Setup of wip/lagoon:
==> flow/design.v <==
module fp1(sig1, sig2, exp1, exp2, sign1, sign2, signew, expnew, signnew);
input wire [10:0] sig1, sig2; 
input wire [3:0] exp1, exp2;
input wire sign1, sign2;
output wire [21:0] signew;
output wire [4:0] expnew;
output wire signnew;
assign expnew = exp1 + exp2 - 3'b111;
assign signew = sig1 * sig2;
assign signnew = sign1 ^ sign2;
endmodule
module fp2(sig, exp, sign, fp_result, under, over);
input wire [21:0] sig;
input wire [4:0] exp;
input wire sign;
output wire [15:0] fp_result;
output wire under, over;
reg [21:0] tempsig;
reg [4:0] tempexp;
reg underflow;
reg overflow;
always @(*)
begin
	if(sig[20]==1'b0)
		begin
			tempsig = sig >> 1;
			tempexp = exp + 1'b1;
		end
	else 
		begin
			tempsig = sig;
			tempexp = exp;
		end
	if (tempexp > 5'd24) underflow = 1'b1;
	else underflow = 1'b0;
	if (tempexp[4]==1) overflow = 1'b1;
	else overflow =1'b0;
end
assign fp_result = {sign, tempexp[3:0], tempsig[19:9] };
assign under = underflow;
assign over = overflow;
endmodule
module fp_mul(clk, op1, op2, result, under, over);
input wire clk;
input wire [15:0] op1, op2;
output reg [15:0] result;
output reg under, over;
reg [15:0] op1reg, op2reg;
wire [21:0] signew;
wire [4:0] expnew;
wire signnew;
wire [15:0] fp_result;
wire fp_under, fp_over;
always @(posedge clk)
begin
	op1reg <= op1;
	op2reg <= op2;
	result <= fp_result;
	under <= fp_under;
	over <= fp_over;
end
fp1 stage1(.sig1(op1reg[10:0]), .sig2(op2reg[10:0]), .exp1(op1reg[14:11]), .exp2(op2reg[14:11]),
	.sign1(op1reg[15]), .sign2(op2reg[15]), .signew(signew), .expnew(expnew), .signnew(signnew));
fp2 stage2(.sig(signew), .exp(expnew), .sign(signnew), .fp_result(fp_result), .under(fp_under), .over(fp_over));
endmodule
make LEC_CHECK=0 ABC_AREA=1 CAP_MARGIN=20 CELL_PAD_IN_SITES_DETAIL_PLACEMENT=0 CORE_ASPECT_RATIO=0.83 CORE_MARGIN=2 CORE_UTILIZATION=45 CTS_CLUSTER_DIAMETER=300 CTS_CLUSTER_SIZE=99 PLACE_DENSITY_LB_ADDON=0.22 SETUP_SLACK_MARGIN=-0.25 SLEW_MARGIN=35 TNS_END_PERCENT=70 finish   # period 5.04 ns
run.sh (not shown) runs the stock make flow with config.mk's settings and CLKGATE_MAP_FILE=.
## Diff of input files: wip/zinc against wip/lagoon
--- a/flow/config.mk
+++ b/flow/config.mk
@@ -8,3 +8,3 @@
 export ABC_AREA = 1
-export CAP_MARGIN = 20
+export CAP_MARGIN = 0
 export CELL_PAD_IN_SITES_DETAIL_PLACEMENT = 0
@@ -12,7 +12,6 @@
 export CORE_MARGIN = 2
-export CORE_UTILIZATION = 45
-export CTS_CLUSTER_DIAMETER = 300
-export CTS_CLUSTER_SIZE = 99
-export PLACE_DENSITY_LB_ADDON = 0.22
-export SETUP_SLACK_MARGIN = -0.25
+export CORE_UTILIZATION = 71
+export CTS_CLUSTER_DIAMETER = 46
+export CTS_CLUSTER_SIZE = 73
+export SETUP_SLACK_MARGIN = 0.61
 export SLEW_MARGIN = 35
--- outcome ---
wip/zinc did not run to completion, as it errored out during 5_1_grt.
On area fraction in compound gates, wip/zinc and wip/lagoon are basically level.
Relative to wip/lagoon, the cell resize tally after clock tree synthesis of wip/zinc is higher by 87.
Cmp wip/zinc and wip/lagoon / final weighted congestion of routability-driven global placement / lower: wip/lagoon
Diff wip/lagoon -> wip/zinc: buffer depth of the longest clock path roughly the same, standard cell core area lower, hold buffer count at cts roughly the same, mean instance size in the synthesized netlist roughly the same.
wip/lagoon -> wip/zinc: standard cell area after detailed placement decreased slightly
Die area, wip/zinc and wip/lagoon: smaller value in wip/zinc
As far as proportion of register bits with asynchronous set or reset after synthesis goes, wip/zinc and wip/lagoon are indistinguishable; the numbers are identical.
Standard-cell row count in wip/zinc vs wip/lagoon: down 22%
Changes in wip/umber relative to wip/zinc:
--- a/flow/config.mk
+++ b/flow/config.mk
@@ -7,4 +7,3 @@
 export LEC_CHECK = 0
-export ABC_AREA = 1
-export CAP_MARGIN = 0
+export CAP_MARGIN = 20
 export CELL_PAD_IN_SITES_DETAIL_PLACEMENT = 0
@@ -12,6 +11,7 @@
 export CORE_MARGIN = 2
-export CORE_UTILIZATION = 71
-export CTS_CLUSTER_DIAMETER = 46
-export CTS_CLUSTER_SIZE = 73
-export SETUP_SLACK_MARGIN = 0.61
+export CORE_UTILIZATION = 40
+export CTS_CLUSTER_DIAMETER = 100
+export CTS_CLUSTER_SIZE = 99
+export GPL_TIMING_DRIVEN = 0
+export PLACE_DENSITY_LB_ADDON = 0.22
 export SLEW_MARGIN = 35
[summary]
On placeable core area, wip/zinc beats wip/umber.
wip/umber: area fraction in mux cells 1.0 points above wip/zinc
wip/umber: number of cells after detailed placement is about 11% lower than what wip/zinc reported.
Changes observed in wip/umber relative to wip/zinc: synthesized cell count saw a decrease, post-DP HPWL shows a reduction of 16%.
Number of I/O pins: wip/umber vs wip/zinc identical
wip/umber: all stages done; final checks FAILED (setup timing).
wip/zinc → wip/umber: sequential area share after synthesis rose 1.2 points; count of buffers added by post-CTS timing repair for setup has decreased.
[inputs] wip/amber vs wip/umber
--- a/flow/config.mk
+++ b/flow/config.mk
@@ -7,2 +7,3 @@
 export LEC_CHECK = 0
+export ABC_AREA = 1
 export CAP_MARGIN = 20
@@ -10,8 +11,7 @@
 export CORE_ASPECT_RATIO = 0.83
-export CORE_MARGIN = 2
-export CORE_UTILIZATION = 40
-export CTS_CLUSTER_DIAMETER = 100
+export CORE_MARGIN = 10
+export CORE_UTILIZATION = 63
+export CTS_CLUSTER_DIAMETER = 300
 export CTS_CLUSTER_SIZE = 99
-export GPL_TIMING_DRIVEN = 0
-export PLACE_DENSITY_LB_ADDON = 0.22
+export SETUP_SLACK_MARGIN = -0.25
 export SLEW_MARGIN = 35
==> comparison <==
wip/amber was carried through to the last stage, and its layout satisfied the timing, design-rule and antenna checks.
Worst hold slack for wip/amber: 6.7 ps up relative to wip/umber
wip/umber was larger in final cell area than wip/amber.
wip/amber vs wip/umber: floorplan die width down by a few percent
Delta(sequential power share, wip/amber - wip/umber) > 0
The following lists how wip/garnet was set up differently from wip/amber:
--- a/flow/config.mk
+++ b/flow/config.mk
@@ -8,10 +8,10 @@
 export ABC_AREA = 1
-export CAP_MARGIN = 20
+export CAP_MARGIN = 5
 export CELL_PAD_IN_SITES_DETAIL_PLACEMENT = 0
 export CORE_ASPECT_RATIO = 0.83
-export CORE_MARGIN = 10
-export CORE_UTILIZATION = 63
-export CTS_CLUSTER_DIAMETER = 300
-export CTS_CLUSTER_SIZE = 99
-export SETUP_SLACK_MARGIN = -0.25
+export CORE_MARGIN = 2
+export CORE_UTILIZATION = 71
+export CTS_CLUSTER_DIAMETER = 46
+export CTS_CLUSTER_SIZE = 73
+export SETUP_SLACK_MARGIN = 1.22
 export SLEW_MARGIN = 35
==> results <==
Diff wip/garnet..wip/amber | maximum level of the CTS H-tree | unchanged. Between wip/amber and wip/garnet, the area reported by Yosys stat does not differ in any meaningful way. wip/amber → wip/garnet: top-level port count has remained practically unchanged, pre-CTS setup slack has increased. Status for wip/garnet and wip/amber: clean finish in wip/amber only. Status(wip/garnet) = ERROR, stage = 5_1_grt.

* * *

RTL: the design.v shown in full above, as it stands there.
make LEC_CHECK=0 ABC_AREA=1 CAP_MARGIN=20 CORE_MARGIN=2 CORE_UTILIZATION=68 CTS_CLUSTER_SIZE=74 HOLD_SLACK_MARGIN=-0.09 SETUP_SLACK_MARGIN=-0.06 SLEW_MARGIN=20 finish   # period 5.01 ns
The first run produced a clean layout.
==> next run, changes <==
- ABC_AREA: 1 -> unset
- CORE_UTILIZATION: 68 -> 40
- CTS_CLUSTER_SIZE: 74 -> unset
- HOLD_SLACK_MARGIN: -0.09 -> unset
- SETUP_SLACK_MARGIN: -0.06 -> unset
- clock period: 5.01 -> 5.3 ns (I/O delays scaled with it)
Result: The changed run completed without violations; power decreases by 7.0%; cell area decreases by 0.76%; count of clock-buffer cells in the layout does not change; via count decreases by 16%.
==> next run, changes <==
- ABC_AREA: unset -> 1
- CORE_ASPECT_RATIO: unset -> 1.84
- CTS_CLUSTER_DIAMETER: unset -> 347
- CTS_CLUSTER_SIZE: unset -> 20
- HOLD_SLACK_MARGIN: unset -> -0.07
- SETUP_SLACK_MARGIN: unset -> -0.21
Register-to-register slack got worse by 0.03 ns.
Utilization decreases by 3.3 points.
Clock power came out higher by about 4%.
Non-clock buffer count drops by 24.
Via count is higher by 12%.
Synthesized cell count rose by 32%.
Die area goes up by 6.9%.
Count of clock-buffer cells in the layout does not change.
==> next run, changes <==
- ABC_AREA: 1 -> unset
- CORE_ASPECT_RATIO: 1.84 -> unset
- CORE_UTILIZATION: 40 -> 25
- CTS_CLUSTER_DIAMETER: 347 -> unset
- CTS_CLUSTER_SIZE: 20 -> unset
- HOLD_SLACK_MARGIN: -0.07 -> unset
- SETUP_SLACK_MARGIN: -0.21 -> unset
- clock period: 5.3 -> 5.15 ns (I/O delays scaled with it)
Outcome:
- The new run produced a clean layout
- combinational power went up by a quarter to a third
- wire length went down by a few percent
- total power went up by about a fifth
- clock power went up by about a fifth
- synthesized cell count went down by a quarter to a third
- cell area went up by a little under a tenth
- final cell count went down by a few percent

* * *

== build 93 ==
// fp_mul: RTL as listed in full above, without the edits since
==> flow/config.mk <==
export PLATFORM = sky130hd
export DESIGN_NAME = fp_mul
export DESIGN_NICKNAME = fp_mul
export VERILOG_FILES = /design/flow/design.v
export SDC_FILE = /design/flow/constraint.sdc
export NUM_CORES = 4
export LEC_CHECK = 0
export CAP_MARGIN = 20
export CELL_PAD_IN_SITES_DETAIL_PLACEMENT = 2
export CORE_ASPECT_RATIO = 0.64
export CORE_MARGIN = 9
export CORE_UTILIZATION = 40
export PLACE_DENSITY = 0.55
export SETUP_SLACK_MARGIN = 0.26
export SLEW_MARGIN = 20
export TNS_END_PERCENT = 95
==> flow/constraint.sdc <==
create_clock -name core_clock -period 5.3 [get_ports {clk}]
set_input_delay 1.0600 -clock core_clock [delete_from_list [all_inputs] [get_ports {clk}]]
set_output_delay 1.0600 -clock core_clock [all_outputs]
set_load 0.01 [all_outputs]
To summarise build 93: no stage aborted, but the layout did not pass its checks, failing on setup timing.
Modified inputs, build 68 compared to build 93
- a change of CORE_MARGIN from 9 to 2
- a deleted TNS_END_PERCENT that had been 95
- a deleted SETUP_SLACK_MARGIN that had been 0.26
- a deleted CELL_PAD_IN_SITES_DETAIL_PLACEMENT that had been 2
- a deleted CORE_ASPECT_RATIO that had been 0.64
- a deleted PLACE_DENSITY that had been 0.55
- a change of the clock period (ns, I/O delays scaled along) from 5.3 to 5.15
Results
- Build 68 finished every stage and its layout cleared the timing, design-rule and antenna checks.
- The aggregate routed wire length number comes out higher for build 93 vs build 68.
- Cell area power density in build 68 is about 22% below build 93.
- When build 68 is measured against build 93, its slack of the worst reg-to-reg path turns out 0.53 ns higher.
- In build 68, the final setup slack of the worst path came out 0.53 ns above the value in build 93.
- Compared with build 93, build 68 shows final cell count that has gone down slightly.
- Delta(combinational cell fraction of total power, build 68 - build 93) < 0
- Between build 93 and build 68, final worst-path cycle share decreased.
- Relative to build 93, global-route usage has decreased by 12 points in build 68.
- Final critical-path required period, build 93 and build 68: smaller value in build 68
- Looking at power, build 68 sits about 24% lower than build 93 does.
Input changes introduced in build 9 (baseline for comparison: build 68):
- a change of CORE_UTILIZATION from 40 to 72
- an added CTS_CLUSTER_SIZE of 10
- an added ABC_AREA of 1
- a change of the clock period (ns, I/O delays scaled along) from 5.15 to 1.59
--- outcome ---
- In the flow results for build 68 and build 9, the die area is smaller on build 9.
- In the reports for build 68 and build 9, the larger total placed instance area belongs to build 9.
- Worst setup slack after placement in build 9 is 3.09 ns below build 68.
- In build 9, multiplexer fraction of the synthesized cell area is lower than in build 68.
- FAIL build 9 @ clock tree synthesis (4_1_cts): tool exited with error
- Build 68 -> build 9: synthesized cell count increased by more than a quarter
- Build 9 vs build 68: yosys stat cell total up by more than a quarter
- Compared build 9 vs build 68, and detailed-placement wirelength estimate is up in build 9.
- Summary of build 9 over build 68: final weighted congestion of routability-driven global placement increased about 21%; share of synthesized area occupied by flip-flops and latches -1.2 points; chip area from the yosys synthesis statistics shows an increase of about 7%.
Setup changes, build 9 to build 10
- swapping 72 for 71 in CORE_UTILIZATION
- putting CTS_CLUSTER_DIAMETER at 199 where nothing was set
- swapping 10 for 35 in CTS_CLUSTER_SIZE
- swapping 1.59 for 4.96 in the clock period (ns, I/O delays scaled along)
Results
Out of build 9 and build 10, the only run to close with the timing, design-rule and antenna checks passing was build 10.
Build 10: worst slack after detailed placement is 3.17 ns higher than what build 9 reported.
On die span in x, the higher figure sits with build 10, not build 9.
Adder-cell share of the synthesized area delta (build 10 -> build 9): insignificant
The final reports for build 10 and build 9 show number of cells after detailed placement lower in the former.
Compared with build 9, build 10 shows a area of the chip that is 1.4% higher.
Power is estimated from default activity; no workload was simulated.
